==> v3: inputs <==
// Circle_Area_Calculator
module Circle_Area_Calculator(clk, rst, radius, area);
  input wire clk, rst;
  input wire [31:0] radius;
  output reg [31:0] area;
  wire [31:0] Square_radius, Result;
  parameter Pi = 32'b01000000010010010000111111010000;
  FloatMultiplier_rounding FM0(.Multiplicand(radius), .Multiplier(radius), .Result(Square_radius));
  FloatMultiplier_rounding FM1(.Multiplicand(Square_radius), .Multiplier(Pi), .Result(Result));
  always @(posedge clk) begin
	if(rst) begin
		area[31:0] <= 1'b0;
	end else begin
		area[31:0] <= Result[31:0];
	end
  end
endmodule
clock: 16.2 ns
lec_check: 0
abc_area: 1
cap_margin: 5
core_aspect_ratio: 0.92
core_margin: 2
core_utilization: 72
cts_cluster_diameter: 140
setup_slack_margin: 1.43
slew_margin: 20
run.sh (not shown) runs the stock make flow with config.mk's settings and CLKGATE_MAP_FILE=.
==> v12 (differences from v3) <==
ABC_AREA = not set   (was 1)
CAP_MARGIN = 20   (was 5)
CORE_ASPECT_RATIO = not set   (was 0.92)
CORE_UTILIZATION = 32   (was 72)
CTS_CLUSTER_DIAMETER = not set   (was 140)
SETUP_SLACK_MARGIN = not set   (was 1.43)
==> flow/constraint.sdc (replaced) <==
create_clock -name core_clock -period 45.4 [get_ports {clk}]
set_input_delay 9.0800 -clock core_clock [delete_from_list [all_inputs] [get_ports {clk}]]
set_output_delay 9.0800 -clock core_clock [all_outputs]
set_load 0.01 [all_outputs]
==> v7 (differences from v3) <==
CAP_MARGIN = 20   (was 5)
CORE_ASPECT_RATIO = not set   (was 0.92)
CORE_UTILIZATION = 64   (was 72)
CTS_CLUSTER_DIAMETER = 58   (was 140)
MAX_ROUTING_LAYER = met4   (was not set)
SETUP_SLACK_MARGIN = not set   (was 1.43)
==> flow/constraint.sdc (replaced) <==
create_clock -name core_clock -period 24.5 [get_ports {clk}]
set_input_delay 4.9000 -clock core_clock [delete_from_list [all_inputs] [get_ports {clk}]]
set_output_delay 4.9000 -clock core_clock [all_outputs]
set_load 0.01 [all_outputs]
==> v19 (differences from v3) <==
ABC_AREA = not set   (was 1)
CAP_MARGIN = 20   (was 5)
CORE_ASPECT_RATIO = not set   (was 0.92)
CORE_UTILIZATION = 50   (was 72)
CTS_CLUSTER_DIAMETER = not set   (was 140)
SETUP_SLACK_MARGIN = not set   (was 1.43)
TNS_END_PERCENT = 5   (was not set)
==> flow/constraint.sdc (replaced) <==
create_clock -name core_clock -period 15.6 [get_ports {clk}]
set_input_delay 3.1200 -clock core_clock [delete_from_list [all_inputs] [get_ports {clk}]]
set_output_delay 3.1200 -clock core_clock [all_outputs]
set_load 0.01 [all_outputs]
==> reports/metrics.csv <==
stage;metric;value;unit
floorplanning;placementRows;93;
floorplanning;placeableCoreArea;0.0641;sq mm
placed_design;final_gp_congestion;0.949;
sta;timing.final.ws_setup;-9.19;ns
sta;setup_viol;31;
status;run_status;finished with violations;
status;check.faults;setup timing;
synth;synth.top_cells.by_count;ha_1, xnor2_1, a21oi_1, inv_1, nor2_1;
synth;synth_largest_type_area_fraction;0.244;
(the above is from v19)
==> reports/metrics.csv <==
stage;metric;value;unit
floorplanning;placeableCoreArea;0.0501;sq mm
synth;synth_area_per_cell;6.43;sq um
status;outcome.stop_stage;5_1_grt;
floorplanning;placementRows;82;
status;run_status;aborted with a tool error;
synth;synth.top_cells.by_count;inv_1, nand2_1, ha_1, a21oi_1, xor2_1;
synth;yosys.cell_types.count;69;
synth;synth_largest_type_area_fraction;0.243;
(the above is from v7)
==> reports/metrics.csv <==
stage;metric;value;unit
sta;setup_viol;0;
sta;timing.final.ws_setup;8.58;ns
floorplanning;placeableCoreArea;0.100;sq mm
worst_hold_path;holdCritStartpoint;rst;
synth;synth_largest_type_area_fraction;0.244;
floorplanning;placementRows;116;
synth;synth.top_cells.by_count;ha_1, xnor2_1, a21oi_1, inv_1, nor2_1;
synth;ys_async_rst_share;0;
status;run_status;finished clean;
(the above is from v12)
==> reports/metrics.csv <==
stage;metric;value;unit
status;run_status;aborted with a tool error;
status;outcome.stop_stage;3_5_place_dp;
status;toolErrorMsg;[ERROR DPL-0038] Utilization greater than 100%, impossible to legalize;
placed_design;final_gp_congestion;0.968;
synth;synth.top_cells.by_count;inv_1, nand2_1, ha_1, a21oi_1, xor2_1;
floorplanning;placementRows;74;
synth;synth_largest_type_area_fraction;0.243;
floorplanning;placeableCoreArea;0.0444;sq mm
(the above is from v3)

---

==> run C: inputs <==
Starting RTL as in the previous note.
make LEC_CHECK=0 ABC_AREA=1 CAP_MARGIN=35 CORE_ASPECT_RATIO=0.5 CORE_MARGIN=2 CORE_UTILIZATION=72 CTS_CLUSTER_DIAMETER=346 CTS_CLUSTER_SIZE=97 HOLD_SLACK_MARGIN=0.29 PLACE_DENSITY=0.37 SETUP_SLACK_MARGIN=-1.44 SLEW_MARGIN=20 TNS_END_PERCENT=15 finish   # period 17.9 ns
==> run X (differences from run C) <==
==> flow/config.mk (replaced) <==
export PLATFORM = sky130hd
export DESIGN_NAME = Circle_Area_Calculator
export DESIGN_NICKNAME = Circle_Area_Calculator
export VERILOG_FILES = /design/flow/design.v
export SDC_FILE = /design/flow/constraint.sdc
export NUM_CORES = 4
export LEC_CHECK = 0
export ABC_AREA = 1
export CAP_MARGIN = 20
export CORE_MARGIN = 2
export CORE_UTILIZATION = 68
export SLEW_MARGIN = 20
export TNS_END_PERCENT = 5
==> flow/constraint.sdc (replaced) <==
create_clock -name core_clock -period 24.5 [get_ports {clk}]
set_input_delay 4.9000 -clock core_clock [delete_from_list [all_inputs] [get_ports {clk}]]
set_output_delay 4.9000 -clock core_clock [all_outputs]
set_load 0.01 [all_outputs]
==> notes.md <==
yosys + openroad results -> row cnt=80, met3 GRT Util=0.722, simple share=0.206, Adder Share, Synth=0.307, Die X=222 um, Inserted Clock Buffers=5, status=aborted with a tool error, CTS Root Cell=clkbuf_16, GPL Wtd Cong=0.957, Die ar.=49500 um2, # H-tree levels=2, Post-Syn Area=32400 um2, CORE AREA=47400 um2, Stopped at=5_1_grt, top area contributor share=0.243, Run Error=[ERROR GRT-0232] Routing congestion too high. Check the congestion heatmap in the GUI., FP Core Util=0.683, die height=222 um, dominant synthesized flop cell=dfxtp_1
Source of the figures above: run X

==> notes.md <==
yosys + openroad results -> Stopped at=3_5_place_dp, top area contributor share=0.243, simple share=0.206, Die X=304 um, Run Error=[ERROR DPL-0038] Utilization greater than 100%, impossible to legalize, Post-Syn Area=32400 um2, GPL Wtd Cong=0.981, Die ar.=46900 um2, Adder Share, Synth=0.307, status=aborted with a tool error, CORE AREA=44000 um2, die height=154 um, FP Core Util=0.737
Source of the figures above: run C


---

==> yarrow <==
Starting RTL as in the previous note.
Settings: LEC_CHECK=0, ABC_AREA=1, CAP_MARGIN=20, CORE_ASPECT_RATIO=0.92, CORE_MARGIN=2, CORE_UTILIZATION=72, CTS_CLUSTER_DIAMETER=197, CTS_CLUSTER_SIZE=98, PLACE_DENSITY=0.39, SLEW_MARGIN=20, TNS_END_PERCENT=20; clock period 32.0 ns.
==> quartz (differences from yarrow) <==
==> flow/config.mk (replaced) <==
export PLATFORM = sky130hd
export DESIGN_NAME = Circle_Area_Calculator
export DESIGN_NICKNAME = Circle_Area_Calculator
export VERILOG_FILES = /design/flow/design.v
export SDC_FILE = /design/flow/constraint.sdc
export NUM_CORES = 4
export LEC_CHECK = 0
export CAP_MARGIN = 20
export CORE_MARGIN = 2
export CORE_UTILIZATION = 40
export SETUP_SLACK_MARGIN = 2.34
export SLEW_MARGIN = 20
==> flow/constraint.sdc (replaced) <==
create_clock -name core_clock -period 29.0 [get_ports {clk}]
set_input_delay 5.8000 -clock core_clock [delete_from_list [all_inputs] [get_ports {clk}]]
set_output_delay 5.8000 -clock core_clock [all_outputs]
set_load 0.01 [all_outputs]
==> results <==
- Count of clock-buffer cells in the layout is the same in quartz and yarrow.
- Against yarrow, the global-route usage of quartz is lower by 12 points.
- Synthesized area: yarrow is larger than quartz (about 0.54%).
- Sequential cell count is the same in yarrow and quartz.

---

==> 04-09: inputs <==
Circle_Area_Calculator again, from the RTL that the note above started with.
==> flow/config.mk <==
export PLATFORM = sky130hd
export DESIGN_NAME = Circle_Area_Calculator
export DESIGN_NICKNAME = Circle_Area_Calculator
export VERILOG_FILES = /design/flow/design.v
export SDC_FILE = /design/flow/constraint.sdc
export NUM_CORES = 4
export LEC_CHECK = 0
export ABC_AREA = 1
export CAP_MARGIN = 0
export CORE_ASPECT_RATIO = 0.92
export CORE_MARGIN = 2
export CORE_UTILIZATION = 72
export CTS_CLUSTER_DIAMETER = 197
export CTS_CLUSTER_SIZE = 98
export PLACE_DENSITY = 0.39
export SLEW_MARGIN = 20
export TNS_END_PERCENT = 20
==> flow/constraint.sdc <==
create_clock -name core_clock -period 30.4 [get_ports {clk}]
set_input_delay 6.0800 -clock core_clock [delete_from_list [all_inputs] [get_ports {clk}]]
set_output_delay 6.0800 -clock core_clock [all_outputs]
set_load 0.01 [all_outputs]
==> 06-14: changes against 04-09 <==
CAP_MARGIN = 20   (was 0)
CORE_ASPECT_RATIO = unset   (was 0.92)
CORE_UTILIZATION = 49   (was 72)
CTS_CLUSTER_DIAMETER = 59   (was 197)
CTS_CLUSTER_SIZE = 15   (was 98)
PLACE_DENSITY = unset   (was 0.39)
TNS_END_PERCENT = unset   (was 20)
==> flow/constraint.sdc (replaced) <==
create_clock -name core_clock -period 30.0 [get_ports {clk}]
set_input_delay 6.0000 -clock core_clock [delete_from_list [all_inputs] [get_ports {clk}]]
set_output_delay 6.0000 -clock core_clock [all_outputs]
set_load 0.01 [all_outputs]
==> results_tabular.tex <==
% Auto-generated results table
\begin{tabular}{lr}
\hline
Metric & Value \\
\hline
\multicolumn{2}{l}{\textbf{Final layout}} \\
Number of non-clock buffers in the layout & 110 \\
Multi-input gate share of the layout cell area & 0.806 \\
Portion of the layout cell area used by clock cells & 0.00511 \\
\multicolumn{2}{l}{\textbf{Routing}} \\
Average detailed-routed wire length per instance & 14.0 um \\
Sum of met2 wire segment lengths after detailed routing & 34800 um \\
\multicolumn{2}{l}{\textbf{Flow run}} \\
Number of warnings the tools reported & 32 \\
\multicolumn{2}{l}{\textbf{Status}} \\
Result of the run & complete, no violations \\
\multicolumn{2}{l}{\textbf{GRT}} \\
Grt met3 use & 0.0215 \\
\hline
\end{tabular}
(the above is from 04-09)
==> results_tabular.tex <==
% Auto-generated results table
\begin{tabular}{lr}
\hline
Metric & Value \\
\hline
\multicolumn{2}{l}{\textbf{Routing}} \\
Sum of met2 wire segment lengths after detailed routing & 37100 um \\
Average detailed-routed wire length per instance & 13.7 um \\
\multicolumn{2}{l}{\textbf{Status}} \\
Result of the run & complete, no violations \\
\multicolumn{2}{l}{\textbf{GRT}} \\
Grt met3 use & 0.0142 \\
\multicolumn{2}{l}{\textbf{Final layout}} \\
Portion of the layout cell area used by clock cells & 0.00415 \\
Multi-input gate share of the layout cell area & 0.794 \\
\multicolumn{2}{l}{\textbf{Flow run}} \\
Number of warnings the tools reported & 30 \\
\hline
\end{tabular}
(the above is from 06-14)

---

==> inputs of lagoon <==
Starting RTL as in the previous note.
export LEC_CHECK = 0
export ABC_AREA = 0
export CAP_MARGIN = 30
export CELL_PAD_IN_SITES_DETAIL_PLACEMENT = 1
export CELL_PAD_IN_SITES_GLOBAL_PLACEMENT = 2
export CORE_ASPECT_RATIO = 0.79
export CORE_MARGIN = 2
export CORE_UTILIZATION = 27
export CTS_CLUSTER_SIZE = 82
export GPL_TIMING_DRIVEN = 0
export HOLD_SLACK_MARGIN = 0.07
export PLACE_DENSITY_LB_ADDON = 0.11
export SETUP_SLACK_MARGIN = -0.45
export SLEW_MARGIN = 15
create_clock -name core_clock -period 20.2 [get_ports {clk}]
==> sierra (differences from lagoon) <==
--- a/flow/config.mk
+++ b/flow/config.mk
@@ -8,13 +8,17 @@
 export ABC_AREA = 0
 export CAP_MARGIN = 30
 export CELL_PAD_IN_SITES_DETAIL_PLACEMENT = 1
-export CELL_PAD_IN_SITES_GLOBAL_PLACEMENT = 2
+export CELL_PAD_IN_SITES_GLOBAL_PLACEMENT = 1
 export CORE_ASPECT_RATIO = 0.79
 export CORE_MARGIN = 2
 export CORE_UTILIZATION = 27
-export CTS_CLUSTER_SIZE = 82
+export CTS_CLUSTER_DIAMETER = 74
+export CTS_CLUSTER_SIZE = 14
 export GPL_TIMING_DRIVEN = 0
 export HOLD_SLACK_MARGIN = 0.07
-export PLACE_DENSITY_LB_ADDON = 0.11
+export MAX_ROUTING_LAYER = met5
+export MIN_ROUTING_LAYER = met2
+export PLACE_DENSITY_LB_ADDON = 0.09
 export SETUP_SLACK_MARGIN = -0.45
 export SLEW_MARGIN = 15
+export TNS_END_PERCENT = 25
==> flow/constraint.sdc (replaced) <==
create_clock -name core_clock -period 38.0 [get_ports {clk}]
set_input_delay 7.6000 -clock core_clock [delete_from_list [all_inputs] [get_ports {clk}]]
set_output_delay 7.6000 -clock core_clock [all_outputs]
set_load 0.01 [all_outputs]
==> violet (differences from lagoon) <==
==> flow/config.mk (replaced) <==
export PLATFORM = sky130hd
export DESIGN_NAME = Circle_Area_Calculator
export DESIGN_NICKNAME = Circle_Area_Calculator
export VERILOG_FILES = /design/flow/design.v
export SDC_FILE = /design/flow/constraint.sdc
export NUM_CORES = 4
export LEC_CHECK = 0
export ABC_AREA = 1
export CAP_MARGIN = 20
export CORE_MARGIN = 2
export CORE_UTILIZATION = 72
export SLEW_MARGIN = 20
==> flow/constraint.sdc (replaced) <==
create_clock -name core_clock -period 17.2 [get_ports {clk}]
set_input_delay 3.4400 -clock core_clock [delete_from_list [all_inputs] [get_ports {clk}]]
set_output_delay 3.4400 -clock core_clock [all_outputs]
set_load 0.01 [all_outputs]
==> summary of the runs <==
- In die size, lagoon and sierra do not differ.
- Count of clock-buffer cells in the layout is the same in sierra and lagoon.
- In area after synthesis, sierra and lagoon do not differ.
- Flip-flop count is the same in lagoon and sierra.
- sierra passed the timing, design-rule and antenna checks. violet stopped in detailed placement (3_5_place_dp). lagoon finished but fails on negative setup slack.

---

==> v35 <==
Circle_Area_Calculator again, from the RTL that the note above started with.
export LEC_CHECK = 0
export CAP_MARGIN = 20
export CELL_PAD_IN_SITES_DETAIL_PLACEMENT = 2
export CORE_MARGIN = 3
export CORE_UTILIZATION = 40
export CTS_CLUSTER_SIZE = 20
export HOLD_SLACK_MARGIN = 0.14
export PLACE_DENSITY_LB_ADDON = 0.05
export SLEW_MARGIN = 20
create_clock -name core_clock -period 30.0 [get_ports {clk}]
==> v33: changes against v35 <==
Settings changed: CELL_PAD_IN_SITES_DETAIL_PLACEMENT 2 to unset, CORE_MARGIN 3 to 2, CORE_UTILIZATION 40 to 68, CTS_CLUSTER_SIZE 20 to unset, HOLD_SLACK_MARGIN 0.14 to unset, PLACE_DENSITY_LB_ADDON 0.05 to unset, SETUP_SLACK_MARGIN set to -2.0, TNS_END_PERCENT set to 10.
==> v22: changes against v35 <==
Settings changed: CELL_PAD_IN_SITES_DETAIL_PLACEMENT 2 to unset, CORE_MARGIN 3 to 2, CORE_UTILIZATION 40 to 65, CTS_CLUSTER_SIZE 20 to unset, HOLD_SLACK_MARGIN 0.14 to unset, MAX_ROUTING_LAYER set to met4, PLACE_DENSITY_LB_ADDON 0.05 to unset.
==> flow/constraint.sdc (replaced) <==
create_clock -name core_clock -period 26.9 [get_ports {clk}]
set_input_delay 5.3800 -clock core_clock [delete_from_list [all_inputs] [get_ports {clk}]]
set_output_delay 5.3800 -clock core_clock [all_outputs]
set_load 0.01 [all_outputs]
==> v4: changes against v35 <==
Settings changed: ABC_AREA set to 0, CELL_PAD_IN_SITES_DETAIL_PLACEMENT 2 to unset, CORE_MARGIN 3 to 2, CORE_UTILIZATION 40 to 49, CTS_CLUSTER_DIAMETER set to 80, CTS_CLUSTER_SIZE 20 to 15, HOLD_SLACK_MARGIN 0.14 to unset, PLACE_DENSITY_LB_ADDON 0.05 to unset.
==> comparison table <==
metric                                                             v33                         v22                          v4             v35
Run status                                             failed layout checks        failed layout checks    timing/DRC/antenna clean  did not finish
Failing step                                                         -                           -                           -  global routing
Reasons for failing layout checks                         setup timing                setup timing                           -               -
Init Core Util                                                   69.1%                       65.9%                       49.2%           40.6%
Final-layout fill cell count                                     3,965                       2,974                       6,400               -
Critical path start-end classification      primary input to flip-flop  primary input to flip-flop  primary input to flip-flop               -
Fraction of area in non-clock buffers                            6.24%                       19.2%                       10.6%               -
Final period utilization                                          100%                        105%                       95.3%               -
Final total negative setup slack                            -0.0205 ns                   -12.12 ns                        0 ns               -
Tightest slew margin relative to the limit                       25.8%                       27.3%                       37.6%               -
Core Rows                                                           79                          81                          94             103
Hold EP                                                       area[25]                    area[16]                    area[30]               -
Drt first pass iters                                                16                           8                           5               -
Detailed route wirelength on metal2                          38,000 um                   49,600 um                   42,300 um               -
